==> design/flow/design.v <==
`default_nettype none
`timescale 1 ns / 1 ps
module ll_udp_skidbuffer #(
    parameter   REG_OUTPUT = 1,
    parameter   DATA_WIDTH = 64
)(
    input   wire                       i_clk,
    input   wire                       i_reset,
    input   wire                       i_valid,
    output  reg                        o_ready,    
    input   wire      [DATA_WIDTH-1:0] i_data,
	input   wire  [(DATA_WIDTH/8)-1:0] i_keep,
	input   wire                       i_last,
	input   wire                       i_user,
    output  reg                        o_valid,
	input   wire                       i_ready,
    output  reg       [DATA_WIDTH-1:0] o_data,
	output  reg   [(DATA_WIDTH/8)-1:0] o_keep,
	output  reg                        o_last,
	output  reg                        o_user
);
logic                      r_valid;
logic     [DATA_WIDTH-1:0] r_data;
logic [(DATA_WIDTH/8)-1:0] r_keep;
logic                      r_last;
logic                      r_user;
always_ff @(posedge i_clk) begin
    if (i_reset) begin
        r_valid <= 0;
    end
    else if ((i_valid && o_ready) && (o_valid && !i_ready)) begin
        r_valid <= 1;
    end
    else if (i_ready) begin
        r_valid <= 0;
    end
end
always_ff @(posedge i_clk) begin
    if (i_reset) begin
        r_data <= '0;
		r_keep <= '0;
		r_last <= 1'b0;
		r_user <= 1'b0;
	end
    else if((!REG_OUTPUT || i_valid) && o_ready) begin
        r_data <= i_data;
		r_keep <= i_keep;
		r_last <= i_last;
		r_user <= i_user;
    end
end
always_comb begin
    o_ready = !r_valid;
end
if (!REG_OUTPUT) begin : NET_OUTPUT
    always_comb begin
        o_valid = !i_reset && (i_valid || r_valid);
    end
    always_comb begin
        if (r_valid) begin
            o_data = r_data;
			o_keep = r_keep;
			o_last = r_last;
			o_user = r_user;
        end
        else if (i_valid) begin
            o_data = i_data;
			o_keep = i_keep;
			o_last = i_last;
			o_user = i_user;
        end
        else begin
            o_data = '0;
			o_keep = '0;
			o_last = 1'b0;
			o_user = 1'b0;
        end
    end
end
else begin : REG_OUT
    always @(posedge i_clk) begin
        if (i_reset) begin
            o_valid <= 0;
        end
        else if (!o_valid || i_ready) begin
            o_valid <= (i_valid || r_valid);
        end
    end
    always @(posedge i_clk) begin
        if (i_reset) begin
            o_data <= '0;
			o_keep <= '0;
			o_last <= 1'b0;
			o_user <= 1'b0;
        end
        else if (!o_valid || i_ready) begin
            if (r_valid) begin
                o_data <= r_data;
				o_keep <= r_keep;
				o_last <= r_last;
				o_user <= r_user;
            end
            else if (i_valid) begin
                o_data <= i_data;
				o_keep <= i_keep;
				o_last <= i_last;
				o_user <= i_user;
            end
            else begin
                o_data <= '0;
				o_keep <= '0;
				o_last <= 1'b0;
				o_user <= 1'b0;
            end
        end
    end
end
endmodule
`timescale 1 ns / 1 ps
module udp_ll_axis_reg_slice_64 (
  input  wire          aclk,
  input  wire          aresetn,
  input  wire          s_axis_tvalid,
  output wire          s_axis_tready,
  input  wire  [63:0]  s_axis_tdata,
  input  wire   [7:0]  s_axis_tkeep,
  input  wire          s_axis_tlast,
  input  wire          s_axis_tuser,
  output wire          m_axis_tvalid,
  input  wire          m_axis_tready,
  output wire  [63:0]  m_axis_tdata,
  output wire   [7:0]  m_axis_tkeep,
  output wire          m_axis_tlast,
  output wire          m_axis_tuser
);
ll_udp_skidbuffer #(
    .REG_OUTPUT (1),
    .DATA_WIDTH (64)
) slice_i (
    .i_clk   (aclk),
    .i_reset (!aresetn),
    .i_valid (s_axis_tvalid),
    .o_ready (s_axis_tready),
    .i_data  (s_axis_tdata),
    .i_keep  (s_axis_tkeep),
    .i_last  (s_axis_tlast),
    .i_user  (s_axis_tuser),
    .o_valid (m_axis_tvalid),
    .i_ready (m_axis_tready),
    .o_data  (m_axis_tdata),
    .o_keep  (m_axis_tkeep),
    .o_last  (m_axis_tlast),
    .o_user  (m_axis_tuser)
);
endmodule
module udp_ll_reg_slice_256 (
  input  wire          aclk,
  input  wire          aresetn,
  input  wire          s_axis_tvalid,
  output wire          s_axis_tready,
  input  wire [255:0]  s_axis_tdata,
  input  wire  [31:0]  s_axis_tkeep,
  input  wire          s_axis_tlast,
  input  wire          s_axis_tuser,
  output wire          m_axis_tvalid,
  input  wire          m_axis_tready,
  output wire [255:0]  m_axis_tdata,
  output wire  [31:0]  m_axis_tkeep,
  output wire          m_axis_tlast,
  output wire          m_axis_tuser
);
wire [79:0] used_q;
wire  [9:0] unused_keep;
wire        unused_last;
wire        unused_user;
ll_udp_skidbuffer #(
    .REG_OUTPUT (1),
    .DATA_WIDTH (80)
) slice_i (
    .i_clk   (aclk),
    .i_reset (!aresetn),
    .i_valid (s_axis_tvalid),
    .o_ready (s_axis_tready),
    .i_data  ({s_axis_tdata[80+:32], s_axis_tdata[0+:48]}),
    .i_keep  (10'd0),
    .i_last  (1'b0),
    .i_user  (1'b0),
    .o_valid (m_axis_tvalid),
    .i_ready (m_axis_tready),
    .o_data  (used_q),
    .o_keep  (unused_keep),
    .o_last  (unused_last),
    .o_user  (unused_user)
);
assign m_axis_tdata = {144'd0, used_q[48+:32], 32'd0, used_q[0+:48]};
assign m_axis_tkeep = 32'd0;
assign m_axis_tlast = 1'b0;
assign m_axis_tuser = 1'b0;
endmodule
`default_nettype none
`timescale 1 ns / 1 ps
module udp_tx (
    input  wire           ap_clk,
    input  wire           ap_rst_n,
    input  wire           s_axis_tx_data_tvalid,
    output logic          s_axis_tx_data_tready,
    input  wire   [63:0]  s_axis_tx_data_tdata,
    input  wire    [7:0]  s_axis_tx_data_tkeep,
    input  wire    [7:0]  s_axis_tx_data_tstrb,
    input  wire           s_axis_tx_data_tlast,
    input  wire           s_axis_tx_meta_tvalid,
    output wire           s_axis_tx_meta_tready,
    input  wire  [255:0]  s_axis_tx_meta_tdata,
    input  wire   [31:0]  s_axis_tx_meta_tkeep,
    input  wire   [31:0]  s_axis_tx_meta_tstrb,
    input  wire           s_axis_tx_meta_tlast,
    output logic          m_axis_iph_data_tvalid,
    input  wire           m_axis_iph_data_tready,
    output logic  [63:0]  m_axis_iph_data_tdata,
    output logic   [7:0]  m_axis_iph_data_tkeep,
    output logic          m_axis_iph_data_tlast,
    output logic          m_axis_iph_meta_tvalid,
    input  wire           m_axis_iph_meta_tready,
    output logic  [63:0]  m_axis_iph_meta_tdata,  
    output logic  [31:0]  datagrams_transmitted
);
typedef enum logic[1:0] {IDLE           = 2'b00,
                         WAIT_RDY       = 2'b01,
                         PROCESS_DATA   = 2'b10} udp_stateCoding_t;
udp_stateCoding_t state;
udp_stateCoding_t next_state;
logic             eof;
logic  [31:0]     dst_addr;
logic  [15:0]     dst_port;
logic  [31:0]     src_addr;
logic  [15:0]     src_port;
logic  [15:0]     length;
logic  [63:0]     store_header;
logic             axis_data_tvalid;
logic             axis_data_tready;
logic  [63:0]     axis_data_tdata;
logic   [7:0]     axis_data_tkeep;
logic             axis_data_tlast;
logic             axis_tx_meta_tready;
logic             axis_tx_meta_tvalid;
logic [255:0]     axis_tx_meta_tdata;
udp_ll_axis_reg_slice_64 tx_data_reg_slice (
  .aclk          (ap_clk),                  
  .aresetn       (ap_rst_n),             
  .s_axis_tvalid (s_axis_tx_data_tvalid), 
  .s_axis_tready (s_axis_tx_data_tready),
  .s_axis_tdata  (s_axis_tx_data_tdata),
  .s_axis_tkeep  (s_axis_tx_data_tkeep),
  .s_axis_tlast  (s_axis_tx_data_tlast),
  .s_axis_tuser  (1'b0),
  .m_axis_tvalid (axis_data_tvalid),
  .m_axis_tready (axis_data_tready),
  .m_axis_tdata  (axis_data_tdata),
  .m_axis_tkeep  (axis_data_tkeep),
  .m_axis_tlast  (axis_data_tlast),
  .m_axis_tuser  ()
);
udp_ll_reg_slice_256 tx_meta_reg_slice (
  .aclk          (ap_clk),                  
  .aresetn       (ap_rst_n),             
  .s_axis_tvalid (s_axis_tx_meta_tvalid), 
  .s_axis_tready (s_axis_tx_meta_tready),
  .s_axis_tdata  (s_axis_tx_meta_tdata),
  .s_axis_tkeep  (s_axis_tx_meta_tkeep),
  .s_axis_tlast  (s_axis_tx_meta_tlast),
  .s_axis_tuser  (1'b0),
  .m_axis_tvalid (axis_tx_meta_tvalid),
  .m_axis_tready (axis_tx_meta_tready),
  .m_axis_tdata  (axis_tx_meta_tdata),
  .m_axis_tkeep  (),
  .m_axis_tlast  (),
  .m_axis_tuser  ()
);
assign eof = axis_data_tlast && axis_data_tvalid && m_axis_iph_data_tready;
assign axis_tx_meta_tready = (state == IDLE) && m_axis_iph_meta_tready;
always_comb begin
    if (state == PROCESS_DATA) begin
        axis_data_tready = m_axis_iph_data_tready;
    end    
    else begin
        axis_data_tready = 1'b0;
    end
end
always_comb
begin
    next_state = state;
    case(state)
        IDLE: begin
            if (axis_tx_meta_tvalid && m_axis_iph_meta_tready) begin
                if (m_axis_iph_data_tready) begin
                    next_state = PROCESS_DATA;
                end
                else begin
                    next_state = WAIT_RDY;
                end
            end
        end
        WAIT_RDY: begin
            if ((store_header[32+:16] == 16'h0800) && m_axis_iph_data_tready) begin
                next_state = IDLE;
            end            
            else if (m_axis_iph_data_tready) begin
                next_state = PROCESS_DATA;
            end
        end
        PROCESS_DATA: begin
            if (eof) begin
                next_state = IDLE;
            end
        end        
        default : next_state  = IDLE;
    endcase
end
always_ff @(posedge ap_clk) begin
    if(!ap_rst_n) begin
        state <= IDLE;
    end
    else begin
        state <= next_state;
    end
end
assign dst_addr = axis_tx_meta_tdata[0+:32];
assign dst_port = {axis_tx_meta_tdata[32+:8], axis_tx_meta_tdata[40+:8]};
assign src_addr = axis_tx_meta_tdata[48+:32];
assign src_port = {axis_tx_meta_tdata[80+:8], axis_tx_meta_tdata[88+:8]};
assign length   = axis_tx_meta_tdata[96+:16] + 8;
assign m_axis_iph_meta_tdata  = {length, dst_addr};
assign m_axis_iph_meta_tvalid = axis_tx_meta_tvalid;
always_ff @(posedge ap_clk) begin
    if (axis_tx_meta_tvalid && (state == IDLE)) begin
        store_header <= {16'h0000, length[0+:8], length[8+:8], dst_port, src_port};
    end
end
always_comb
begin
    m_axis_iph_data_tdata = 32'd0;
    case (state)
        IDLE: begin
            m_axis_iph_data_tdata = {16'h0000, length[0+:8], length[8+:8], dst_port, src_port};            
        end
        WAIT_RDY: begin
            m_axis_iph_data_tdata = store_header;        
        end
        PROCESS_DATA: begin
            m_axis_iph_data_tdata = axis_data_tdata;
        end
        default: m_axis_iph_data_tdata = 32'd0;
    endcase
end
always_comb begin
    if (state == IDLE && next_state == IDLE) begin
        m_axis_iph_data_tvalid = 1'b0;
        m_axis_iph_data_tkeep  = '0;        
    end
    else if (state == IDLE && (next_state == WAIT_RDY || next_state == PROCESS_DATA)) begin
        m_axis_iph_data_tvalid = 1'b1;
        m_axis_iph_data_tkeep  = '1;
    end
    else if (state == WAIT_RDY) begin
        m_axis_iph_data_tvalid = 1'b1;
        m_axis_iph_data_tkeep  = '1;
    end   
    else begin
        m_axis_iph_data_tvalid = axis_data_tvalid;
        m_axis_iph_data_tkeep  = axis_data_tkeep;
    end
end
always_comb begin
    if (state != IDLE && next_state == IDLE) begin
        m_axis_iph_data_tlast = 1'b1;
    end
    else begin
        m_axis_iph_data_tlast = 1'b0;
    end
end
always_ff @(posedge ap_clk) begin
    if(!ap_rst_n) begin
        datagrams_transmitted <= 32'd0;
    end
    else if (state != IDLE && next_state == IDLE) begin
        datagrams_transmitted <= datagrams_transmitted + 1;
    end
end
endmodule
`default_nettype none
`timescale 1 ns / 1 ps
module tx_ipv4 (
    input  wire             ap_clk,
    input  wire             ap_rst_n,
    input  wire  [31:0]     local_ipv4_addr,
    input  wire   [7:0]     protocol,
    input  wire             s_axis_udp_tvalid,
    output logic            s_axis_udp_tready,
    input  wire  [63:0]     s_axis_udp_tdata,
    input  wire   [7:0]     s_axis_udp_tkeep,
    input  wire             s_axis_udp_tlast,
    input wire              udp_meta_valid,
    output logic            udp_meta_ready,
    input wire   [47:0]     udp_meta_data,
    output logic            m_axis_ip_data_tvalid,
    input  wire             m_axis_ip_data_tready,
    output logic [63:0]     m_axis_ip_data_tdata,
    output logic  [7:0]     m_axis_ip_data_tkeep,
    output logic            m_axis_ip_data_tuser,
    output logic            m_axis_ip_data_tlast
);
localparam VERSION = 4'h4;
localparam IHL = 4'h5;  
localparam TTL = 8'h40;
localparam HEADER_W0 = 0;
localparam HEADER_W1 = 1;
localparam HEADER_W2 = 2;
typedef enum logic[2:0] {IDLE            = 3'b000,
                         WAIT_RDY        = 3'b001,
                         IP_HEADER       = 3'b010,
                         PAYLOAD         = 3'b011,
                         LOAD_LAST       = 3'b100} ip_stateCoding_t;
ip_stateCoding_t state;
ip_stateCoding_t next_state;
logic            axis_data_tvalid;
logic            axis_data_tready;
logic   [63:0]   axis_data_tdata;
logic    [7:0]   axis_data_tkeep;
logic            axis_data_tlast;
logic            udp_tvalid_r;
logic    [1:0]   hdr_cnt;
logic    [1:0]   hdr_cnt_next;
logic   [15:0]   ip_length;
logic   [15:0]   ip_length_r;
logic   [31:0]   dst_ip_addr_mangled;
logic   [95:0]   shift_ip_payload;
logic   [11:0]   shift_ip_keep;
logic   [95:0]   next_shift_ip_payload;
logic   [11:0]   next_shift_ip_keep;  
logic            eof;
logic            sop;
udp_ll_axis_reg_slice_64 tx_ipv4_reg_slice (
  .aclk          (ap_clk),                  
  .aresetn       (ap_rst_n),             
  .s_axis_tvalid (axis_data_tvalid), 
  .s_axis_tready (axis_data_tready),
  .s_axis_tdata  (axis_data_tdata),
  .s_axis_tkeep  (axis_data_tkeep),
  .s_axis_tlast  (axis_data_tlast),
  .s_axis_tuser  (1'b0),
  .m_axis_tvalid (m_axis_ip_data_tvalid),
  .m_axis_tready (m_axis_ip_data_tready),
  .m_axis_tdata  (m_axis_ip_data_tdata),
  .m_axis_tkeep  (m_axis_ip_data_tkeep),
  .m_axis_tlast  (m_axis_ip_data_tlast),
  .m_axis_tuser  (m_axis_ip_data_tuser)
);
always_ff @(posedge ap_clk) begin
    if ((state == IDLE) || (next_state == IDLE)) begin
        udp_meta_ready <= 1'b1;
    end
    else begin
        udp_meta_ready <= 1'b0;
    end
end
assign eof = s_axis_udp_tlast && s_axis_udp_tvalid && axis_data_tready;
assign ip_length = udp_meta_data[32+:16] + 20;
always_ff @(posedge ap_clk) begin
    if (udp_meta_valid && (state == IDLE)) begin
        ip_length_r <= ip_length;
        dst_ip_addr_mangled <= {udp_meta_data[0+:8], udp_meta_data[8+:8], udp_meta_data[16+:8], udp_meta_data[24+:8]};
    end
end
assign sop = (hdr_cnt == HEADER_W2) && (hdr_cnt_next == 2'h3);
always_comb
begin
    next_state = state;
    case(state)
        IDLE: begin
            if (udp_meta_valid) begin
                if (axis_data_tready) begin
                    next_state = IP_HEADER;
                end
                else begin
                    next_state = WAIT_RDY;
                end
            end
        end
        WAIT_RDY: begin
            if (axis_data_tready) begin
                next_state = IP_HEADER;
            end      
        end
        IP_HEADER: begin
            if (hdr_cnt_next == 2'h3 && s_axis_udp_tvalid && axis_data_tready) begin
                if (s_axis_udp_tlast) begin
                    next_state = LOAD_LAST;
                end
                else begin
                    next_state = PAYLOAD;
                end
            end
        end
        PAYLOAD: begin
            if (eof) begin
                if (s_axis_udp_tkeep[4] == 0) begin
                    next_state = IDLE;
                end
                else begin
                    next_state = LOAD_LAST;
                end
            end
        end
        LOAD_LAST: begin
            if (axis_data_tready) begin
                next_state = IDLE;
            end                   
        end
    default : next_state  = IDLE;
  endcase         
end
always_ff @(posedge ap_clk) begin
    if(!ap_rst_n) begin
        state <= IDLE;
    end
    else begin
        state <= next_state;
    end
end
always_ff @(posedge ap_clk) begin
    case (next_state)
        IDLE: begin
            hdr_cnt <= 2'b00;
        end    
        IP_HEADER: begin
            if (axis_data_tvalid && axis_data_tready) begin
                hdr_cnt <= hdr_cnt_next;
            end
        end
        PAYLOAD: begin
            hdr_cnt <= 2'b11;
        end
        LOAD_LAST: begin
            hdr_cnt <= 2'b11;
        end        
        default: hdr_cnt <= 2'b00;
    endcase    
end
assign hdr_cnt_next = hdr_cnt + 'd1;
always_ff @(posedge ap_clk) begin
    if (sop) begin
        shift_ip_payload[64+:32] <= s_axis_udp_tdata[32+:32];
        shift_ip_keep[8+:4]      <= s_axis_udp_tkeep[4+:4];
        udp_tvalid_r     <= s_axis_udp_tvalid;
    end
    else if (s_axis_udp_tvalid && axis_data_tready) begin
        shift_ip_payload[64+:32] <= next_shift_ip_payload[64+:32];
        shift_ip_keep[8+:4]      <= next_shift_ip_keep[8+:4];
        udp_tvalid_r     <= 1'b1;
    end
end
assign next_shift_ip_payload = {s_axis_udp_tdata, shift_ip_payload[64+:32]};
assign next_shift_ip_keep    = {s_axis_udp_tkeep, shift_ip_keep[8+:4]};
always_comb begin
    axis_data_tdata   = 32'd0;
    axis_data_tkeep   = 4'h0;
    s_axis_udp_tready = 1'b0;
    axis_data_tvalid  = 1'b0;       
    case (state)
        IDLE: begin
            axis_data_tdata   = {32'h00000000, ip_length[0+:8], ip_length[8+:8], 8'h00, VERSION, IHL};
            axis_data_tkeep   = 8'hFF;
            s_axis_udp_tready = 1'b0;
            axis_data_tvalid  =  udp_meta_valid;           
        end
        WAIT_RDY: begin
            axis_data_tdata   = {32'h00000000, ip_length_r[0+:8], ip_length_r[8+:8], 8'h00, VERSION, IHL};
            axis_data_tkeep   = 8'hFF;
            s_axis_udp_tready = 1'b0;
            axis_data_tvalid  =  1'b1;              
        end
        IP_HEADER: begin
            case (hdr_cnt)
                HEADER_W1: begin
                    axis_data_tdata   = {local_ipv4_addr, 16'h0000, protocol, TTL};
                    axis_data_tkeep   = 8'hFF;
                    s_axis_udp_tready = 1'b0;
                    axis_data_tvalid  =  1'b1;
                end
                HEADER_W2: begin
                    axis_data_tdata = {s_axis_udp_tdata[0+:32], dst_ip_addr_mangled};
                    axis_data_tkeep[0+:4] = 4'hF;
                    axis_data_tkeep[4+:4] = s_axis_udp_tkeep[0+:4];
                    s_axis_udp_tready     = axis_data_tready; 
                    axis_data_tvalid      = s_axis_udp_tvalid;
                end
            endcase
        end
        PAYLOAD: begin
            axis_data_tdata   = next_shift_ip_payload[0+:64];
            axis_data_tkeep   = next_shift_ip_keep[0+:8];
            s_axis_udp_tready = axis_data_tready;
            axis_data_tvalid  = udp_tvalid_r && s_axis_udp_tvalid;  
        end
        LOAD_LAST: begin
            axis_data_tdata[0+:32]  = shift_ip_payload[64+:32];
            axis_data_tdata[32+:32] = 32'h00000000;
            axis_data_tkeep[0+:4]   = shift_ip_keep[8+:4];
            axis_data_tkeep[4+:4]   = 4'h0;
            s_axis_udp_tready       = 1'b0;  
            axis_data_tvalid        = udp_tvalid_r;  
        end        
        default: begin
            axis_data_tdata   = 32'd0;
            axis_data_tkeep   = 4'h0;
            s_axis_udp_tready = 1'b0;
            axis_data_tvalid  = 1'b0;          
        end
    endcase
end
assign axis_data_tlast = (state != IDLE) && (next_state == IDLE);
endmodule
`default_nettype none
`timescale 1 ns / 1 ps
module udp_ipv4_tx (
    input  wire             ap_clk,
    input  wire             ap_rst_n,
    input  wire  [31:0]     my_ip_addr,
    input  wire   [7:0]     ip_protocol,
    input  wire             s_axis_tx_meta_tvalid,
    output wire             s_axis_tx_meta_tready,
    input  wire [255:0]     s_axis_tx_meta_tdata,
    input  wire             s_axis_tx_data_tvalid,
    output wire             s_axis_tx_data_tready,
    input  wire  [63:0]     s_axis_tx_data_tdata,
    input  wire   [7:0]     s_axis_tx_data_tkeep,
    input  wire             s_axis_tx_data_tlast,
    output wire             m_axis_tx_data_tvalid,
    input  wire             m_axis_tx_data_tready,
    output wire   [63:0]    m_axis_tx_data_tdata,
    output wire    [7:0]    m_axis_tx_data_tkeep,
    output wire             m_axis_tx_data_tlast,
    output wire   [31:0]    datagrams_transmitted
);
wire            tx_udp2ip_data_tvalid;
wire            tx_udp2ip_data_tready;
wire [63:0]     tx_udp2ip_data_tdata;
wire  [7:0]     tx_udp2ip_data_tkeep;
wire            tx_udp2ip_data_tlast;
wire            tx_udp2ip_meta_tvalid;
wire [63:0]     tx_udp2ip_meta_tdata;
wire            tx_udp2ip_meta_tready;
udp_tx udp_tx_i (
    .ap_clk                       (ap_clk),
    .ap_rst_n                     (ap_rst_n),
    .s_axis_tx_data_tvalid        (s_axis_tx_data_tvalid),
    .s_axis_tx_data_tready        (s_axis_tx_data_tready),
    .s_axis_tx_data_tdata         (s_axis_tx_data_tdata),
    .s_axis_tx_data_tkeep         (s_axis_tx_data_tkeep),
    .s_axis_tx_data_tstrb         (8'h00),
    .s_axis_tx_data_tlast         (s_axis_tx_data_tlast),
    .s_axis_tx_meta_tvalid        (s_axis_tx_meta_tvalid),
    .s_axis_tx_meta_tready        (s_axis_tx_meta_tready),
    .s_axis_tx_meta_tdata         (s_axis_tx_meta_tdata),
    .s_axis_tx_meta_tkeep         (32'h00000000),
    .s_axis_tx_meta_tstrb         (32'h00000000),
    .s_axis_tx_meta_tlast         (1'b0),
    .m_axis_iph_data_tvalid       (tx_udp2ip_data_tvalid),
    .m_axis_iph_data_tready       (tx_udp2ip_data_tready),
    .m_axis_iph_data_tdata        (tx_udp2ip_data_tdata),
    .m_axis_iph_data_tkeep        (tx_udp2ip_data_tkeep),
    .m_axis_iph_data_tlast        (tx_udp2ip_data_tlast),
    .m_axis_iph_meta_tvalid       (tx_udp2ip_meta_tvalid),
    .m_axis_iph_meta_tready       (tx_udp2ip_meta_tready),
    .m_axis_iph_meta_tdata        (tx_udp2ip_meta_tdata),
    .datagrams_transmitted        (datagrams_transmitted)
);
tx_ipv4 tx_ipv4_i (
    .ap_clk                  (ap_clk),
    .ap_rst_n                (ap_rst_n),
    .local_ipv4_addr         (my_ip_addr),
    .protocol                (ip_protocol),
    .s_axis_udp_tvalid       (tx_udp2ip_data_tvalid),
    .s_axis_udp_tready       (tx_udp2ip_data_tready),
    .s_axis_udp_tdata        (tx_udp2ip_data_tdata),
    .s_axis_udp_tkeep        (tx_udp2ip_data_tkeep),
    .s_axis_udp_tlast        (tx_udp2ip_data_tlast),
    .udp_meta_valid          (tx_udp2ip_meta_tvalid),
    .udp_meta_ready          (tx_udp2ip_meta_tready),
    .udp_meta_data           (tx_udp2ip_meta_tdata[47:0]),
    .m_axis_ip_data_tvalid   (m_axis_tx_data_tvalid),
    .m_axis_ip_data_tready   (m_axis_tx_data_tready),
    .m_axis_ip_data_tdata    (m_axis_tx_data_tdata),
    .m_axis_ip_data_tkeep    (m_axis_tx_data_tkeep),
    .m_axis_ip_data_tuser    (),
    .m_axis_ip_data_tlast    (m_axis_tx_data_tlast)
);
endmodule
==> design/flow/run.sh <==
#!/bin/bash
# the make line also repeats each setting of config.mk as NAME=value (left out here)
make -C /OpenROAD-flow-scripts/flow DESIGN_CONFIG=/design/flow/config.mk WORK_HOME=/design/flow/orfs CLKGATE_MAP_FILE= finish
==> design/flow/config.mk <==
export PLATFORM = sky130hd
export DESIGN_NAME = udp_ipv4_tx
export DESIGN_NICKNAME = udp_ipv4_tx
export VERILOG_FILES = /design/flow/design.v
export SDC_FILE = /design/flow/constraint.sdc
export NUM_CORES = 4
export LEC_CHECK = 0
export CAP_MARGIN = 20
export CORE_MARGIN = 2
export CORE_UTILIZATION = 58
export SLEW_MARGIN = 20
==> design/flow/constraint.sdc <==
create_clock -name core_clock -period 2.44 [get_ports {ap_clk}]
set_input_delay 0.4880 -clock core_clock [delete_from_list [all_inputs] [get_ports {ap_clk}]]
set_output_delay 0.4880 -clock core_clock [all_outputs]
set_load 0.01 [all_outputs]
==> design notes, run 1 <==
Of the total synthesized cell area, the portion taken by AND-OR and OR-AND cells is 20.5%. In this run, post-CTS hold repair placed 0 buffers. With the fill cell total of the finished layout at 2865, the total number of warnings across the stage logs is 210.

The run finished, with violations left. With the horizontal die dimension at 214 um, the placement row count is 76. The number of enable flip-flop cells was 135. TritonCTS built the clock tree. No sink is reached through more buffers than the 3 on the longest clock path.

The instance count along the most critical hold path works out to 3. After synthesis, the largest family of logic cells by area is AND-OR/OR-AND gates. The via count of the first global-routing pass is 21400, and the post-route antenna net violation count is 0.

Dividing the detail-routed via count by the number of cells gives 6.01. The level count of the clock H-tree was 2; the clock transition at the registers of the reported paths was 0.06 ns. The tools report the endpoint of the most critical setup path as tx_ipv4_i.tx_ipv4_reg_slice.slice_i.r_data[14]. The run gives 0.40 ns for the maximum single-stage delay on the critical path.

With the final count of hold timing violations at 0, the yosys cell count is 2842. With the post-synthesis async set-or-reset flop share at 0%, the data required time at the worst endpoint is 2.99 ns. Clock tree synthesis found a total of 631 sinks. The classification of the worst setup path was reg -> reg. The STA report counts the stages on the worst setup path as 16. With the post-route fraction of the period consumed by the critical path at 134%, the static leakage power is 0.0122 uW. The number of I/O port buffers was 305. Library cell with the largest summed area after synthesis: dfxtp_1. The commonest cells after synthesis are nand2_1 (585), dfxtp_1 (496), a21oi_1 (380). The accumulated negative setup slack came out at -141.24 ns. The warning count from the yosys run was 4; the placed wire-length estimate was 52000 um. Average cell area after synthesis: 8.98 um2. After Yosys synthesis, full adders, half adders and majority gates account for 0.392% of the synthesized area. The run gives 3.27 ns for the minimum clock period.

Setup slack on the worst reg-to-reg path comes out at -0.83 ns. Power attributed to the clock group is 9690 uW. The logs give 0.66 ns for the source-to-sink clock delay at the later pin of the worst-skew pair and 6 for the iteration count of the initial detailed-routing pass. The worst hold slack after final layout was 0.326 ns; the highest attainable clock frequency was 306 MHz. The power density over the cells works out to 812 mW/mm2. The floorplan step records an initial core utilization of 59.0%.

The wire length per cell after detailed routing is 20.8 um, and the max-slew violation count is 0. Looking at the critical path, the single cell with the biggest stage delay is edfxtp_1. Synthesis produced 2842 cells.

Entering global routing, the biggest net connects 85 pins. The report lists the violated layout checks as negative setup slack. Clock tree synthesis inserted a total of 61 buffers. The run gives -1.00 ns as the worst slack at placement. The script reports the combined buffer and inverter count of the critical path as 4. The final instance area is 0.0339 mm2, and the placed instance area is 0.0303 mm2.

By area the synthesized netlist is led by dfxtp_1 (39%), edfxtp_1 (16%), nand2_1 (8.6%). Global routing finished with a remaining overflow of 0. IR analysis of the VDD net gives a maximum drop of 0.593 mV. The proportion of total power due to net switching is 27.9%. The run gives 631 for the number of flip-flops and latches in the synthesized netlist. From the final report, the count of setup violators was given as 228. The share of total power dissipated in sequential elements is 45.0%. The run gives 80100 um as the total routed wirelength. The logs give -0.832 ns for the post-route worst setup slack and 0 for the tally of max-capacitance violations. The report shows a maximum critical-path fanout of 14. The tools report the worst-case hold path end point as tx_ipv4_i.tx_ipv4_reg_slice.slice_i.r_data[4]. CTS placed an instance of clkbuf_16 at the clock tree root. Measured against its own limit, the worst slew margin works out to 42.4%. The startpoint of the worst setup timing path is udp_tx_i.store_header[39].

In this run the cell area of the synthesized design comes to 0.0255 mm2. The via count of the routed design was 23200; the basic-gate share of the synthesized area counting and, or, nand and nor cells was 16.8%. Worst hold path startpoint: ap_rst_n. The share of the Yosys chip area taken by registers is 54.8%. In this run the biggest area consumer among cell types represents 38.9% of the synthesized area. Overall die height: 214 um.

The number of nets produced by synthesis is 3224, and the fraction of power consumed by the clock network is 35.3%. Yosys mapped the design onto 78 distinct sky130hd cell types. For the yosys synthesis chip area, the log shows 0.0255 mm2.

The report lists the cells along the critical path as nor4_2 -> nand2_1 -> nor4_2 -> nand4b_1 -> a32oi_1 -> buf_4 -> ha_4 -> o21ba_4 -> o21ai_2 -> o32a_4 -> buf_6 -> a21oi_4 -> buf_12 -> buf_12 -> nor2_1 -> a311oi_1. With the combinational power share at 19.7%, the portion of netlist area occupied by mux cells is 1.93%. For reference, XOR and XNOR gates occupy 1.54% of the area reported after synthesis. For this design the total switching power over the nets is 7670 uW. Power attributed to sequential cells is 12400 uW. The die outline area was 0.0457 mm2.

Looking at the max-slew report, the worst-margin pin has a slew of 0.855 ns. The OpenROAD report gives the critical path a data arrival time of 3.82 ns. Cell type group with the largest total delay on the critical path: AND-OR/OR-AND gates. Summing internal, switching and leakage power gives 27500 uW. Once iteration 0 of detailed routing completed, the report listed 2771 DRC markers. Combinational cells consume a total of 5420 uW. The run gives 482 for the I/O pin total.

In the synthesized netlist the dominant register cell turns out to be dfxtp_1. Between clock sinks in the finished design, the worst skew comes to 0.0289 ns. Critical path capture point type: a flop. The largest share of the power goes to registers.

End of the worst register-to-register path: tx_ipv4_i.tx_ipv4_reg_slice.slice_i.r_data[14]. RePlAce ended its routability-driven mode at a weighted congestion of 0.909. The tools report the residual DRC count as 0. The worst setup path is launched from a flop. The area growth from synthesis to layout is 32.7%. In the final design database the tool counted 3593 nets. Initial antenna violation count: 10. The run gives 0.0433 mm2 for the placeable core area. The leading cell type by number of instances after synthesis was nand2_1. According to the hold report, the worst path is of the in -> reg type.

The source of the worst register-to-register timing path is udp_tx_i.store_header[39]. The first global-routing pass estimated 119000 um of wire. Global routing used 33.6% of the available tracks across all layers. Cell internal power was estimated by the tool at 19800 uW. Setup repair after global routing could not meet its margin everywhere. The number of cells on the worst reg-to-reg path is 16.
==> routing by layer <==
| layer | vias to the layer above | track usage, % | routed length [um] |
|---|---|---|---|
| li1 | 10800 | - | - |
| met1 | 11100 | 48.3 | 34100 |
| met2 | 1107 | 51.5 | 36500 |
| met3 | 142 | 5.86 | 7150 |
| met4 | 0 | 11.6 | 2350 |
| met5 | - | 0 | 0 |
==> metrics by stage <==
stage	util [%]	std cells
floorplan	-	2842
global placement	70.0	3681
detailed placement	70.0	3681
CTS	77.1	3834
global route	78.2	3856
finish	78.2	3856
==> cell type report <==
cell class / instances / area, um2 / share of cell area, %
sequential: 631 / 14000 / 41.3
multi-input combinational: 1958 / 11400 / 33.8
timing repair buffer: 535 / 5490 / 16.2
clock buffer: 92 / 1830 / 5.40
tap: 585 / 732 / 2.16
clock inverter: 23 / 251 / 0.743
inverter: 24 / 97.6 / 0.288
antenna: 8 / 20.0 / 0.0591
==> repair_timing <==
| item | CTS | global route |
|---|---|---|
| buffers inserted | 34 | 14 |
| pin swaps | 53 | 29 |
| endpoints found under the setup margin | 231 | 233 |
| cloned | 5 | 4 |
| hold endpoints to repair | 0 | 0 |
| gates resized | 146 | 67 |
==> run 2, diff against run 1 <==
- CAP_MARGIN: 20 -> 25
- CELL_PAD_IN_SITES_DETAIL_PLACEMENT: default -> 2
- CELL_PAD_IN_SITES_GLOBAL_PLACEMENT: default -> 3
- CORE_ASPECT_RATIO: default -> 1.21
- CORE_UTILIZATION: 58 -> 18
- CTS_CLUSTER_DIAMETER: default -> 176
- HOLD_SLACK_MARGIN: default -> 0.17
- TNS_END_PERCENT: default -> 60
- clock period: 2.44 -> 5.3 ns (I/O delays scaled with it)
==> design notes, run 2 <==
The flow ran to the end and the layout has no timing, DRC or antenna violations. The area share of fa/ha/maj cells after synthesis works out to 0.392% (unchanged). Iteration-0 DRC count of the detailed router: 1121 (-60%). The parity-gate share of the synthesized area counting xor and xnor cells is 1.54% (unchanged).

The number of enable flip-flop cells works out to 135 (unchanged). On the critical path, the stage with the largest delay is an instance of a21o_2. The number of I/O port buffers works out to 305 (unchanged).

The largest net degree at the start of global routing came out at 114 (+34%). The run gives 21600 (-6.8%) as the via count of the routed design. Setup repair after global routing left no endpoint under its margin. Largest non-sequential cell family by area: AND-OR/OR-AND gates.

The count of hold-fix buffers inserted at cts came out at 0 (unchanged). The tools report the data required time at the worst endpoint as 5.89 ns (+2.90 ns). TritonCTS built the clock tree. Counting stages on the worst path, the most repeated cell is nor4_1. OpenSTA lists the critical path endpoint as tx_ipv4_i.tx_ipv4_reg_slice.slice_i.r_data[48]. The total number of warnings across the stage logs was 208 (-0.95%); the final count of hold timing violations was 0 (unchanged). With the minimum clock period at 4.64 ns (+1.37 ns), the worst path arrival time is 5.23 ns (+1.41 ns). With the average cell area after synthesis at 8.98 um2 (unchanged), the number of clock sinks seen by CTS is 631 (unchanged). The max-slew violation count was 0 (unchanged).

For the wire length of the first global-routing pass, the log shows 157000 um (+32%). The static leakage power was 0.0111 uW (-9.5%). The synthesis stats list as the most numerous cell nand2_1. With the basic-gate share of the synthesized area counting and, or, nand and nor cells at 16.8% (unchanged), the fill cell total of the finished layout is 15800 (+450%). The placeable core area is 0.140 mm2 (+220%). For the number of distinct standard cells referenced by the synthesized netlist, the log shows 78 (unchanged).

According to the hold report, the worst path is of the reg -> reg type. For the via count of the first global-routing pass, the log shows 22500 (+4.9%). The post-synthesis async set-or-reset flop share works out to 0% (unchanged). The number of nets produced by synthesis was 3224 (unchanged); the number of resized instances in the post-cts repair step was 0 (-100%). The wire length per cell after detailed routing was 21.6 um (+4.0%); the setup-violating endpoint count in the final report was 0 (-100%). With the clock transition at the registers of the reported paths at 0.06 ns (about the same), the proportion of netlist area held by the largest area contributor is 38.9% (unchanged). The via count normalized by instance count was 4.38 (-27%); the instance count along the most critical hold path was 0 (-3). Accumulated negative setup slack: 0 ns (+141.24 ns). With the final-stage net count at 3422 (-4.8%), the proportion of total power due to net switching is 29.1% (+1.2 points). The run gives 5290 uW (-45%) for the clock group total power. The overall die height was 418 um (+96%); the die outline area was 0.145 mm2 (+220%).

For reference, the top cells by count after synthesis are nand2_1 (585), dfxtp_1 (496), a21oi_1 (380). Walking the worst path, the cells encountered are nor4_1 -> nand2_1 -> nor4_1 -> nand4b_1 -> a32oi_1 -> ha_1 -> nor3b_1 -> a211oi_1 -> o21ai_2 -> a21o_2 -> buf_4 -> a21oi_1 -> nor2_1. The initial antenna violation count came out at 15 (+5).

The run gives 107000 um (+33%) as the total routed wirelength. Per the hold report, the tightest min-delay path originates at udp_tx_i.tx_meta_reg_slice.slice_i.o_data[30]. The worst-path maximum fanout is 36 (+22). On the critical path the largest part of the delay comes from simple AND/OR/NAND/NOR gates. The share of synthesized area occupied by flip-flops and latches was 54.8% (unchanged). The fraction of power consumed by the clock network is 41.2% (+5.9 points). Clock tree synthesis selected as its root buffer the cell clkbuf_16. Buffer-and-inverter tally for the worst setup path: 1 (-3).

The run gives 0.0304 mm2 (+0.57%) for the placed instance area. The combinational power share is 14.2% (-5.5 points). The post-route clock skew is 0.0291 ns (+0.000141 ns).

The main area contributors are dfxtp_1 (39%), edfxtp_1 (16%), nand2_1 (8.6%). The tools report the startpoint of the worst setup timing path as udp_tx_i.store_header[39]. The post-route fraction of the period consumed by the critical path came out at 87.6% (-47 points). Tally of max-capacitance violations: 0 (unchanged). The number of logic stages on the critical path including buffering was 13 (-3). The residual DRC count came out at 0 (unchanged). The growth of design area from synthesis to finish works out to 29.1%.

For the number of buffers added for setup after CTS, the log shows 0 (-100%). The run gives 2842 (unchanged) as the yosys cell count. The critical path is of the reg -> reg type. With the residual overflow from global routing at 0 (unchanged), the number of CTS-inserted buffers is 77 (+26%). The yosys synthesis chip area was 0.0255 mm2 (unchanged). The element type at the critical path start was a flop. Per the synth stats, the flop cell with the highest instance count is dfxtp_1. The power density over the cells was 390 mW/mm2 (-52%); the power drawn by the sequential cells was 5740 uW (-54%). The run gives 3740 uW (-51%) for the switching power total. For the placement row count, the log shows 151 (+99%). The worst setup path is captured at a flop. The logs give 482 (unchanged) for the I/O pin total and 0.0255 mm2 (unchanged) for the area of the mapped netlist. And-or/or-and share of the synthesized area: 20.5% (unchanged).

The number of flip-flops and latches in the synthesized netlist works out to 631 (unchanged). End of the worst register-to-register path: tx_ipv4_i.tx_ipv4_reg_slice.slice_i.r_data[48]. The length in cells of the worst reg-to-reg path is 13 (-3), and the floorplan-stage core utilization is 18.2% (-41 points).

For the warning count from the yosys run, the log shows 4 (unchanged). The run gives 0.244 mV (-59%) as the maximum ir drop on the vdd rail. The heaviest power group was registers. The transition at the pin with the smallest max-transition slack was 1.00 ns (+0.144 ns); the post-route antenna net violation count was 0 (unchanged).

The iteration count of the initial detailed-routing pass was 8 (+2). The source-to-sink clock delay at the later pin of the worst-skew pair came out at 0.67 ns (about the same). For the internal reg-to-reg setup slack, the log shows 0.66 ns (+1.49 ns).

The portion of netlist area occupied by mux cells works out to 1.93% (unchanged). The logs give 12900 uW (-53%) for the final total power and 215 MHz (-30%) for the highest attainable clock frequency. Hold analysis lists the worst path endpoint as tx_ipv4_i.dst_ip_addr_mangled[6]. The level count of the clock H-tree came out at 3 (+1).

With the final instance area at 0.0329 mm2 (-2.7%), the internal cell power is 9120 uW (-54%). The tools report the power dissipated in combinational cells as 1830 uW (-66%). The source of the worst register-to-register timing path is udp_tx_i.store_header[39].

The run gives 0.782 (-14%) for the final weighted congestion in routability-driven placement. The global routing usage summed across all routing layers came out at 14.4% (-19 points). For the gate count of the mapped netlist, the log shows 2842 (unchanged). The tools report the buffer depth of the longest clock path as 3 (unchanged). With the placed wire-length estimate at 74700 um (+44%), the fraction of power consumed by sequential logic is 44.6% (-0.4 points). The maximum single-stage delay on the critical path came out at 0.56 ns (+0.16 ns).

The headroom to the max-slew limit is 33.3% (-9.0 points). The library cell with the largest summed area after synthesis is dfxtp_1. The horizontal die dimension works out to 346 um (+62%).
==> run 2: metrics by stage <==
step / worst slack (ns) / hold WS [ns] / util [%] / instances
after CTS: 0.561 / 0.426 / 23.5 / 4937
after detailed placement: 0.619 / 0.418 / 21.7 / 4797
after floorplan: 2.15 / 0.409 / - / 2842
after global routing: 0.249 / 0.436 / 23.5 / 4939
final: 0.657 / 0.426 / 23.5 / 4940
after global placement: 0.722 / 0.417 / 21.7 / 4796
==> run 2: metal layers <==
layer	wire (um)	GRT usage, %	vias to the layer above
met5	100	0	-
li1	-	-	10500
met1	51600	19.9	10700
met3	4560	2.66	118
met2	48100	22.8	343
met4	2330	4.28	16
==> run 2: area by class of cell <==
cell class | count | area, um2 | area share [%]
multi-input combinational | 1956 | 10600 | 32.1
clock buffer | 108 | 2180 | 6.63
clock inverter | 32 | 312 | 0.946
sequential | 631 | 14000 | 42.5
antenna | 3 | 7.51 | 0.0228
inverter | 24 | 97.6 | 0.296
timing repair buffer | 350 | 3470 | 10.5
tap | 1836 | 2300 | 6.97
==> run 3, diff against run 2 <==
- CAP_MARGIN: 25 -> 20
- CELL_PAD_IN_SITES_DETAIL_PLACEMENT: 2 -> default
- CELL_PAD_IN_SITES_GLOBAL_PLACEMENT: 3 -> default
- CORE_ASPECT_RATIO: 1.21 -> default
- CORE_UTILIZATION: 18 -> 68
- CTS_CLUSTER_DIAMETER: 176 -> default
- CTS_CLUSTER_SIZE: default -> 17
- HOLD_SLACK_MARGIN: 0.17 -> default
- TNS_END_PERCENT: 60 -> default
- clock period: 5.3 -> 3.18 ns (I/O delays scaled with it)
==> design notes, run 3 <==
The run stopped with a tool error. According to the logs, the last stage reached was global routing (5_1_grt). The warning count from the yosys run was 4 (unchanged).

Cell at the root of the clock tree: clkbuf_16. Area share of fa/ha/maj cells after synthesis: 0.392% (unchanged). The average cell area after synthesis was 8.98 um2 (unchanged).

With the number of flip-flops and latches in the synthesized netlist at 631 (unchanged), the basic-gate share of the synthesized area counting and, or, nand and nor cells is 16.8% (unchanged). Looking at the cell usage after synthesis, the top flip-flop cell is dfxtp_1. The portion of netlist area occupied by mux cells was 1.93% (unchanged). The and-or/or-and share of the synthesized area came out at 20.5% (unchanged). Number of I/O port buffers: 305 (unchanged).

The logs give 59 (-23%) for the number of CTS-inserted buffers and 3478 (-27%) for the number of instances in the placed design. With the number of distinct standard cells referenced by the synthesized netlist at 78 (unchanged), the number of clock sinks seen by CTS is 631 (unchanged). The placement row count was 70 (-54%); the I/O pin total was 482 (unchanged).

By count the netlist is led by nand2_1 (585), dfxtp_1 (496), a21oi_1 (380). The run gives 38.9% (unchanged) for the proportion of netlist area held by the largest area contributor. The floorplan-stage core utilization was 69.4% (+51 points); the parity-gate share of the synthesized area counting xor and xnor cells was 1.54% (unchanged). Summed over all instances, the cell type with the most area after synthesis is dfxtp_1. The number of enable flip-flop cells is 135 (unchanged). The leading cell type by number of instances after synthesis is nand2_1.

The yosys synthesis chip area is 0.0255 mm2 (unchanged). The run gives 51000 um (-32%) as the placed wire-length estimate. After synthesis, the cell types taking the most area are dfxtp_1 (39%), edfxtp_1 (16%), nand2_1 (8.6%).

The share of synthesized area occupied by flip-flops and latches came out at 54.8% (unchanged). After synthesis, the largest family of logic cells by area is AND-OR/OR-AND gates. The post-synthesis async set-or-reset flop share works out to 0% (unchanged). The logs give 2842 (unchanged) for the gate count of the mapped netlist and 2 (-1) for the level count of the clock H-tree.

The logs give 0.942 (+21%) for the final weighted congestion in routability-driven placement and 3 (unchanged) for the buffer depth of the longest clock path. The horizontal die dimension is 198 um (-43%), and the die outline area is 0.0391 mm2 (-73%). The count of hold-fix buffers inserted at cts was 0 (unchanged). The overall die height works out to 198 um (-53%). For the area of the mapped netlist, the log shows 0.0255 mm2 (unchanged). The number of nets produced by synthesis came out at 3224 (unchanged).

The tools report the yosys cell count as 2842 (unchanged). Placeable core area: 0.0368 mm2 (-74%).
[run 3: repair_timing]
item,in CTS
buffers inserted,23
gates cloned,13
pin swaps,79
hold endpoints to repair,0
endpoints found under the setup margin,170
resized,208
[run 3: through the flow]
step	setup WS (ns)	instance area (um2)	TNS (ns)	hold WS, ns
detailed placement	-0.495	29200	-58.95	0.418
global placement	-0.391	29200	-42.46	0.416
CTS	-0.210	32500	-14.24	0.439
floorplan	0.0284	25500	0	0.409
==> run 4, diff against run 3 <==
- CORE_UTILIZATION: 68 -> 40
- CTS_CLUSTER_SIZE: 17 -> default
- PLACE_DENSITY: default -> 0.6
- clock period: 3.18 -> 6.45 ns (I/O delays scaled with it)
==> design notes, run 4 <==
The flow ran to the end and the layout has no timing, DRC or antenna violations. The logs give 3 (+1) for the level count of the clock H-tree and 3870 uW for the clock group total power. The number of I/O port buffers was 305 (unchanged); the minimum clock period was 4.79 ns. The tools report the critical path capture point type as a flop. The initial antenna violation count was 17; the proportion of total power due to net switching was 27.1%. The proportion of netlist area held by the largest area contributor was 38.9% (unchanged). Setup repair after global routing left no endpoint under its margin. The transition at the pin with the smallest max-transition slack works out to 1.13 ns.

Largest non-sequential cell family by area: AND-OR/OR-AND gates. Following the worst setup path forward leads to its endpoint at tx_ipv4_i.tx_ipv4_reg_slice.slice_i.r_keep[4]. Looking at the cell usage after synthesis, the top flip-flop cell is dfxtp_1.

STA classifies the critical path startpoint as a flop. For the headroom to the max-slew limit, the log shows 24.3%. The portion of netlist area occupied by mux cells was 1.93% (unchanged).

The routed design shows a via density per instance of 5.50. The report lists the cells along the critical path as nor2b_1 -> o21ai_0 -> nor2_1 -> nand3_1 -> a32oi_1 -> ha_1 -> nor3b_1 -> a211oi_1 -> o21ai_2 -> a21o_2 -> buf_4 -> nand2_1 -> a21oi_1. The run gives 0 for the post-route antenna net violation count. Looking at the hold checks, the worst path lands on tx_ipv4_i.dst_ip_addr_mangled[9]. The run gives 3 (unchanged) for the buffer depth of the longest clock path. The class of the tightest hold or removal check was reg -> reg. The run gives 0.0658 mm2 (+68%) as the die outline area.

The area share of fa/ha/maj cells after synthesis came out at 0.392% (unchanged). In this run the static leakage power is 0.0108 uW. On the critical path, the stage with the largest delay is an instance of dfxtp_1.

The number of clock sinks seen by CTS came out at 631 (unchanged). Setup total negative slack on the finished layout was measured at 0 ns. For reference, the final report shows the max-slew violation count at 0. The layout report lists the multi-input gate area as 0.0106 mm2.

The run gives 79400 um for the total routed wirelength. Timing would allow up to 209 MHz. The run gives 0 as the tally of max-capacitance violations.

The heaviest power group was registers. For this run, the detailed router's first-pass iteration total came to 6. The first global-routing pass estimated 118000 um of wire.

The flow reports that the clock network draws 38.9% of the design power. The highest supply drop recorded on VDD is 0.169 mV. With the number of logic stages on the critical path including buffering at 13, the post-route clock skew is 0.0216 ns. Per the detail_route report, routed wire per instance is 20.3 um. Summed over all routing layers, the global router reports a total usage of 23.0%. With the fill cell total of the finished layout at 5891, the source-to-sink clock delay at the later pin of the worst-skew pair is 0.60 ns. End of the worst register-to-register path: tx_ipv4_i.tx_ipv4_reg_slice.slice_i.r_keep[4]. The run gives 0 (-100%) for the number of buffers added for setup after CTS.

Across all stage logs, warnings added up to 214. In this run, flip-flops and latches consume 47.3% of the power. The yosys synthesis chip area is 0.0255 mm2 (unchanged), and the warning count from the yosys run is 4 (unchanged). The I/O pin total was 482 (unchanged); the and-or/or-and share of the synthesized area was 20.5% (unchanged).

The clock transition at the registers of the reported paths is 0.06 ns, and the number of flip-flops and latches in the synthesized netlist is 631 (unchanged). Placed wire-length estimate: 53100 um (+4.2%). After the first detailed-routing iteration, the DRC count stood at 2080. Relative to the synthesized area, the layout overhead comes to 22.3%. The run gives 3224 (unchanged) for the number of nets produced by synthesis.

According to the finish report, the design has a final net count of 3392. The maximum single-stage delay on the critical path works out to 0.77 ns. The logs give 2842 (unchanged) for the gate count of the mapped netlist and 68 (+15%) for the number of CTS-inserted buffers.

According to the timing report, the arrival time at the worst endpoint equals 5.30 ns. Looking at the setup timing report, the critical path kind is reg -> reg. Cell type group with the largest total delay on the critical path: AND-OR/OR-AND gates. The basic-gate share of the synthesized area counting and, or, nand and nor cells is 16.8% (unchanged), and the final total power is 9960 uW. The run gives 0.0140 mm2 for the register cell area after layout.

For the via count of the first global-routing pass, the log shows 19300. The run gives 0.0631 mm2 (+71%) for the placeable core area. The yosys cell count was 2842 (unchanged); the instance count along the most critical hold path was 0. The area of the mapped netlist is 0.0255 mm2 (unchanged), and the data required time at the worst endpoint is 6.96 ns. The worst hold path startpoint is udp_tx_i.tx_meta_reg_slice.slice_i.o_data[17]. The overall die height was 257 um (+30%); the share of synthesized area occupied by flip-flops and latches was 54.8% (unchanged). The floorplan-stage core utilization is 40.4% (-29 points). With the average cell area after synthesis at 8.98 um2 (unchanged), the placement row count is 92 (+31%). The buffer-and-inverter tally for the worst setup path came out at 1.

The cell at the root of the clock tree is clkbuf_16. The number of distinct standard cells referenced by the synthesized netlist was 78 (unchanged); the largest net degree at the start of global routing was 158. Final count of hold timing violations: 0.

The final weighted congestion in routability-driven placement is 0.918 (-2.6%), and the post-route worst setup slack is 1.66 ns. Source of the worst register-to-register timing path: tx_ipv4_i.state[1]. Sorting the synthesized cells by area gives the leading types as dfxtp_1 (39%), edfxtp_1 (16%), nand2_1 (8.6%). The residual overflow from global routing is 0, and the post-route fraction of the period consumed by the critical path is 74.3%.

The combinational power share is 13.8%. The horizontal die dimension works out to 257 um (+30%). With the worst-path maximum fanout at 39, the setup-violating endpoint count in the final report is 0.

The flow reports power dissipated in sequential cells as 4710 uW. By instance count, the leading cell after synthesis is nand2_1. The post-synthesis async set-or-reset flop share works out to 0% (unchanged). Detailed routing inserted a total of 21500 vias. According to the timing report, the critical path is launched from tx_ipv4_i.state[1].

The number of enable flip-flop cells was 135 (unchanged). Logic depth along the worst register-to-register path is recorded as 13. TritonCTS built the clock tree.

For the count of hold-fix buffers inserted at cts, the log shows 0 (unchanged). The number of resized instances in the post-cts repair step was 0 (-100%); the power dissipated in combinational cells was 1380 uW. The net switching power in the latest report is 2700 uW.

The tools report the internal reg-to-reg setup slack as 1.66 ns. The DRC violation total left in the routed layout is recorded as 0. The run gives 7260 uW as the internal cell power. The tools report the worst slack at placement as 1.62 ns (+2.11 ns).

Parity-gate share of the synthesized area counting xor and xnor cells: 1.54% (unchanged). Library cell with the largest summed area after synthesis: dfxtp_1. Dividing total power by cell area gives a power density of 319 mW/mm2. Yosys reports that the most numerous cell types are nand2_1 (585), dfxtp_1 (496), a21oi_1 (380).
[run 4: per-stage QoR]
step                      instance area (um2)  std cells  util (%)  hold slack, ns
after detailed placement                29000       3786      45.9           0.417
final                                   31200       3916      49.5           0.432
after global routing                    31200       3915      49.5           0.436
after CTS                               31200       3907      49.4           0.432
after global placement                  29000       3786      45.9           0.418
after floorplan                         25500       2842         -           0.409
[run 4: layout make-up]
| cell class | instances | area share (%) |
|---|---|---|
| tap | 846 | 3.39 |
| clock inverter | 15 | 0.445 |
| inverter | 24 | 0.313 |
| timing repair buffer | 329 | 10.4 |
| sequential | 631 | 44.8 |
| antenna | 9 | 0.0722 |
| multi-input combinational | 1956 | 33.9 |
| clock buffer | 106 | 6.63 |
[run 4: layer usage]
layer | global-route usage (%) | part of all wire, % | up-vias | routed length (um)
li1 | - | - | 10400 | -
met1 | 33.3 | 46 | 10300 | 36700
met2 | 34.6 | 44 | 690 | 35100
met3 | 4.33 | 6.9 | 117 | 5440
met4 | 7.32 | 2.6 | 4 | 2090
met5 | 0 | 0.030 | - | 24
==> run 5, diff against run 4 <==
- ABC_AREA: default -> 1
- CAP_MARGIN: 20 -> 15
- CELL_PAD_IN_SITES_DETAIL_PLACEMENT: default -> 0
- CELL_PAD_IN_SITES_GLOBAL_PLACEMENT: default -> 2
- CORE_ASPECT_RATIO: default -> 1.24
- CORE_UTILIZATION: 40 -> 71
- CTS_CLUSTER_DIAMETER: default -> 215
- MAX_ROUTING_LAYER: default -> met4
- MIN_ROUTING_LAYER: default -> met1
- PLACE_DENSITY: 0.6 -> default
- PLACE_DENSITY_LB_ADDON: default -> 0.26
- clock period: 6.45 -> 3.08 ns (I/O delays scaled with it)
==> design notes, run 5 <==
The proportion of netlist area held by the largest area contributor was 39.1% (+0.22 points); the overall die height was 214 um (-16%). The run gives 0.0254 mm2 (-0.55%) as the area of the mapped netlist. The synthesis run shows the most used standard cells to be nand2_1 (862), dfxtp_1 (496), a21oi_1 (417).

The run gives 47 (-40%) for the number of distinct standard cells referenced by the synthesized netlist. The run gives 0% (unchanged) for the post-synthesis async set-or-reset flop share. The main area contributors are dfxtp_1 (39%), edfxtp_1 (16%), nand2_1 (13%).

Per the run summary, the flow got no further than global placement without I/O (3_1_place_gp_skip_io). With the parity-gate share of the synthesized area counting xor and xnor cells at 0.518% (-1.0 points), the gate count of the mapped netlist is 3058 (+7.6%). The tools report the floorplan-stage core utilization as 71.6% (+31 points).

The horizontal die dimension came out at 174 um (-32%). The number of enable flip-flop cells is 135 (unchanged). The placement row count came out at 77 (-16%).

The run gives 0% (-1.9 points) for the portion of netlist area occupied by mux cells. Looking at area per cell type in the netlist, the leader is dfxtp_1. The and-or/or-and share of the synthesized area came out at 20.4% (-0.11 points).

The run gives 55.1% (+0.31 points) for the share of synthesized area occupied by flip-flops and latches. The tool reported: "[ERROR FLW-0024] Place density exceeds 1.0 (current PLACE_DENSITY_LB_ADDON =  0.26). Please check if the value of  PLACE_DENSITY_LB_ADDON is between 0 and 0.99". Largest non-sequential cell family by area: AND-OR/OR-AND gates. The average cell area after synthesis came out at 8.30 um2 (-7.6%).

The flow did not finish. The die outline area is 0.0373 mm2 (-43%), and the number of flip-flops and latches in the synthesized netlist is 631 (unchanged). The leading cell type by number of instances after synthesis is nand2_1. The logs give 0.0355 mm2 (-44%) for the placeable core area and 0.0254 mm2 (-0.55%) for the yosys synthesis chip area.

The warning count from the yosys run was 4 (unchanged); the basic-gate share of the synthesized area counting and, or, nand and nor cells was 18.0% (+1.2 points). The yosys cell count was 3058 (+7.6%). The area share of fa/ha/maj cells after synthesis works out to 0.395% (+0.0022 points). Per the synth stats, the flop cell with the highest instance count is dfxtp_1. Number of nets produced by synthesis: 3440 (+6.7%).
==> run 6, diff against run 5 <==
- CAP_MARGIN: 15 -> 40
- CELL_PAD_IN_SITES_DETAIL_PLACEMENT: 0 -> default
- CELL_PAD_IN_SITES_GLOBAL_PLACEMENT: 2 -> default
- CORE_ASPECT_RATIO: 1.24 -> default
- CORE_UTILIZATION: 71 -> 70
- CTS_CLUSTER_DIAMETER: 215 -> 316
- CTS_CLUSTER_SIZE: default -> 17
- HOLD_SLACK_MARGIN: default -> 0.29
- MAX_ROUTING_LAYER: met4 -> default
- MIN_ROUTING_LAYER: met1 -> default
- PLACE_DENSITY_LB_ADDON: 0.26 -> default
- SETUP_SLACK_MARGIN: default -> -0.14
- TNS_END_PERCENT: default -> 45
- clock period: 3.08 -> 2.53 ns (I/O delays scaled with it)
==> design notes, run 6 <==
The yosys synthesis chip area was 0.0254 mm2 (unchanged); the number of distinct standard cells referenced by the synthesized netlist was 47 (unchanged). The tools report the post-route worst setup slack as -0.827 ns. The cell type with the highest occurrence count on the critical path was a21oi_2. The setup check on the worst reg-to-reg path leaves a slack of -0.83 ns. The transition at the pin with the smallest max-transition slack came out at 0.868 ns. And-or/or-and share of the synthesized area: 20.4% (unchanged). The share of total power dissipated in the clock network is 26.7%.

The script computed a power per unit cell area of 793 mW/mm2. Checking max transition, the worst relative margin is 42.2%. Classification of the worst setup path: reg -> reg. The library cell with the largest summed area after synthesis is dfxtp_1. The largest non-sequential cell family by area was AND-OR/OR-AND gates. The clock transition at the registers of the reported paths works out to 0.08 ns.

In the power breakdown, the internal column shows 17200 uW. In the final report, the number of pins over their slew limit comes to 0. The tools report the area of the mapped netlist as 0.0254 mm2 (unchanged). In the final timing run, aggregate negative setup slack is -109.82 ns. The tools report the register cell area after layout as 0.0140 mm2.

The run gives 631 for the number of clock sinks seen by CTS. With the iteration count of the initial detailed-routing pass at 32, the power drawn by the sequential cells is 12200 uW. The via count of the first global-routing pass came out at 23700.

The buffer-and-inverter tally for the worst setup path was 3; the number of I/O port buffers was 305. The via count normalized by instance count was 6.88. The finished layout holds 3827 standard cells, fillers aside.

The length in cells of the worst reg-to-reg path came out at 16. The clock passes through at most 3 buffers. The tools report the floorplan-stage core utilization as 71.2% (-0.40 points). The tools report the cell at the root of the clock tree as clkbuf_16. Per the OpenROAD timing report, the critical path contains 16 cells. In the final report, the number of endpoints failing setup comes to 223. The basic-gate share of the synthesized area counting and, or, nand and nor cells came out at 18.0% (unchanged). With the residual DRC count at 0, the placeable core area is 0.0357 mm2 (+0.57%). With the number of flip-flops and latches in the synthesized netlist at 631 (unchanged), the warning count from the yosys run is 4 (unchanged). Final weighted congestion in routability-driven placement: 0.951.

The flow ran to the end, but the layout failed its checks. The group that draws the most power in this run is registers. Setup repair after global routing could not meet its margin everywhere.

Critical path capture point type: a flop. The run gives 47.9% for the fraction of power consumed by sequential logic. Number of enable flip-flop cells: 135 (unchanged).

For the highest attainable clock frequency, the log shows 298 MHz. In this run the critical register-to-register path is launched from udp_tx_i.store_header[44]. The logs give 55.1% (unchanged) for the share of synthesized area occupied by flip-flops and latches and 26300 for the via count of the routed design. The endpoint of the most critical setup path is tx_ipv4_i.tx_ipv4_reg_slice.slice_i.r_valid.

Per the GRT congestion report, total overflow comes to 0. The post-route antenna net violation count was 0; the proportion of total power due to net switching was 32.5%. For this run, the leading register cell type out of synthesis is dfxtp_1. The switching power total is 8300 uW. In this run the count of I/O pins placed on the die edge is 482. The end of the worst register-to-register path was tx_ipv4_i.tx_ipv4_reg_slice.slice_i.r_valid. With the yosys cell count at 3058 (unchanged), the instance count along the most critical hold path is 3.

The run gives 0.395% (unchanged) for the area share of fa/ha/maj cells after synthesis. The critical path maximum fanout is 3. Overall die height: 194 um (-9.4%).

The post-synthesis async set-or-reset flop share works out to 0% (unchanged). The number of warnings reported in the stage logs is 210. The power report lists the combinational group at 6470 uW.

The maximum single-stage delay on the critical path works out to 0.69 ns. The final-stage net count was 3716. For this design the static power due to leakage is 0.0118 uW. The cell sequence reported for the critical path is nor4_2 -> nand2_1 -> nor3_2 -> o22ai_2 -> a21oi_2 -> ha_4 -> nand2_4 -> nand3_4 -> nand2_4 -> buf_6 -> a21oi_2 -> inv_1 -> nand2_2 -> buf_4 -> a21oi_2 -> nor3_1. The post-route clock skew is 0.0297 ns, and the clock group total power is 6820 uW. STA classifies the critical path startpoint as a flop. The tools report the number of nets produced by synthesis as 3440 (unchanged). The parity-gate share of the synthesized area counting xor and xnor cells was 0.518% (unchanged); the area used by multi-input combinational logic was 0.0111 mm2. The violated checks flagged are negative setup slack. For the worst min-delay path, the startpoint reported by OpenROAD is ap_rst_n. Tally of max-capacitance violations: 0. The maximum ir drop on the vdd rail was 0.700 mV; the combinational power share was 25.4%. The worst path uses 133% of the clock period. The total routed wirelength was 92700 um.

TritonCTS built the clock tree. The filler cells instantiated in the layout total 1442. The placement row count was 69 (-10%); the portion of netlist area occupied by mux cells was 0% (unchanged). The number of instances in the placed design is 3720. Global routing used 43.1% of the available tracks across all layers. Data on the critical path is required at its endpoint by 2.94 ns. The placed instance area is 0.0292 mm2.

The kind of cell with the highest combined delay along the critical path is simple AND/OR/NAND/NOR gates. The growth of design area from synthesis to finish was 26.8%; the worst path arrival time was 3.76 ns. The violation tally recorded at the end of detailed-routing iteration 0 is 4343. The worst hold path belongs to the class in -> reg. The final report gives the standard cell area, fillers excluded, as 0.0322 mm2.

In this run, CTS created clock tree buffers numbering 43. Endpoints failing hold in the final report were tallied at 0. Among all stages on the critical path, the largest delay is contributed by nor3_1.

The gate count of the mapped netlist came out at 3058 (unchanged). The worst-case hold path end point was udp_tx_i.tx_meta_reg_slice.slice_i.o_data[59]. The die outline area was 0.0378 mm2 (+1.4%); the source-to-sink clock delay at the later pin of the worst-skew pair was 0.61 ns. The tools report the startpoint of the worst setup timing path as udp_tx_i.store_header[44]. After synthesis, the cell types taking the most area are dfxtp_1 (39%), edfxtp_1 (16%), nand2_1 (13%). Entering global routing, the biggest net connects 99 pins. The first global-routing pass estimated 129000 um of wire. The level count of the clock H-tree is 2, and the minimum clock period is 3.36 ns.

Leading cell type by number of instances after synthesis: nand2_1. The initial antenna violation count is 10, and the placed wire-length estimate is 52500 um. Ranked by instance count, the synthesized netlist is headed by nand2_1 (862), dfxtp_1 (496), a21oi_1 (417). The horizontal die dimension was 194 um (+12%).

The wire length per cell after detailed routing is 24.2 um, and the average cell area after synthesis is 8.30 um2 (unchanged). The proportion of netlist area held by the largest area contributor was 39.1% (unchanged).
[run 6: final cells by class]
class / count / share of cell area [%]
timing repair inverter: 1 / 0.0934
multi-input combinational: 2082 / 34.4
sequential: 631 / 43.5
antenna: 6 / 0.0467
tap: 461 / 1.79
timing repair buffer: 444 / 14.6
clock buffer: 68 / 3.70
inverter: 131 / 1.66
clock inverter: 3 / 0.128
[run 6: layer usage]
layer,track usage (%),vias to the layer above,part of all wire (%)
met5,0,-,0.047
met4,17.3,6,6.4
met3,8.76,600,15
met2,69.0,2576,44
met1,57.8,12100,35
li1,-,11000,-
[run 6: stage by stage]
| stage | util [%] | power [uW] | setup slack, ns | hold WS [ns] |
|---|---|---|---|---|
| after floorplan | - | 14900 | -0.0648 | 0.403 |
| final | 90.2 | 25500 | -0.827 | 0.331 |
| after global placement | 81.9 | 16800 | -0.434 | 0.413 |
| after detailed placement | 82.0 | 17100 | -0.561 | 0.413 |
| after CTS | 87.1 | 24100 | -0.385 | 0.299 |
| after global routing | 90.2 | 26100 | -0.860 | 0.339 |
[run 6: repair_timing]
| action | CTS | global route |
|---|---|---|
| cloned | 7 | 7 |
| setup buffers | 9 | 10 |
| setup endpoints to repair | 214 | 223 |
| pin swaps | 9 | 27 |
| gates resized | 97 | 220 |
| hold buffers | 0 | 0 |
Power and IR drop assume default switching activity.
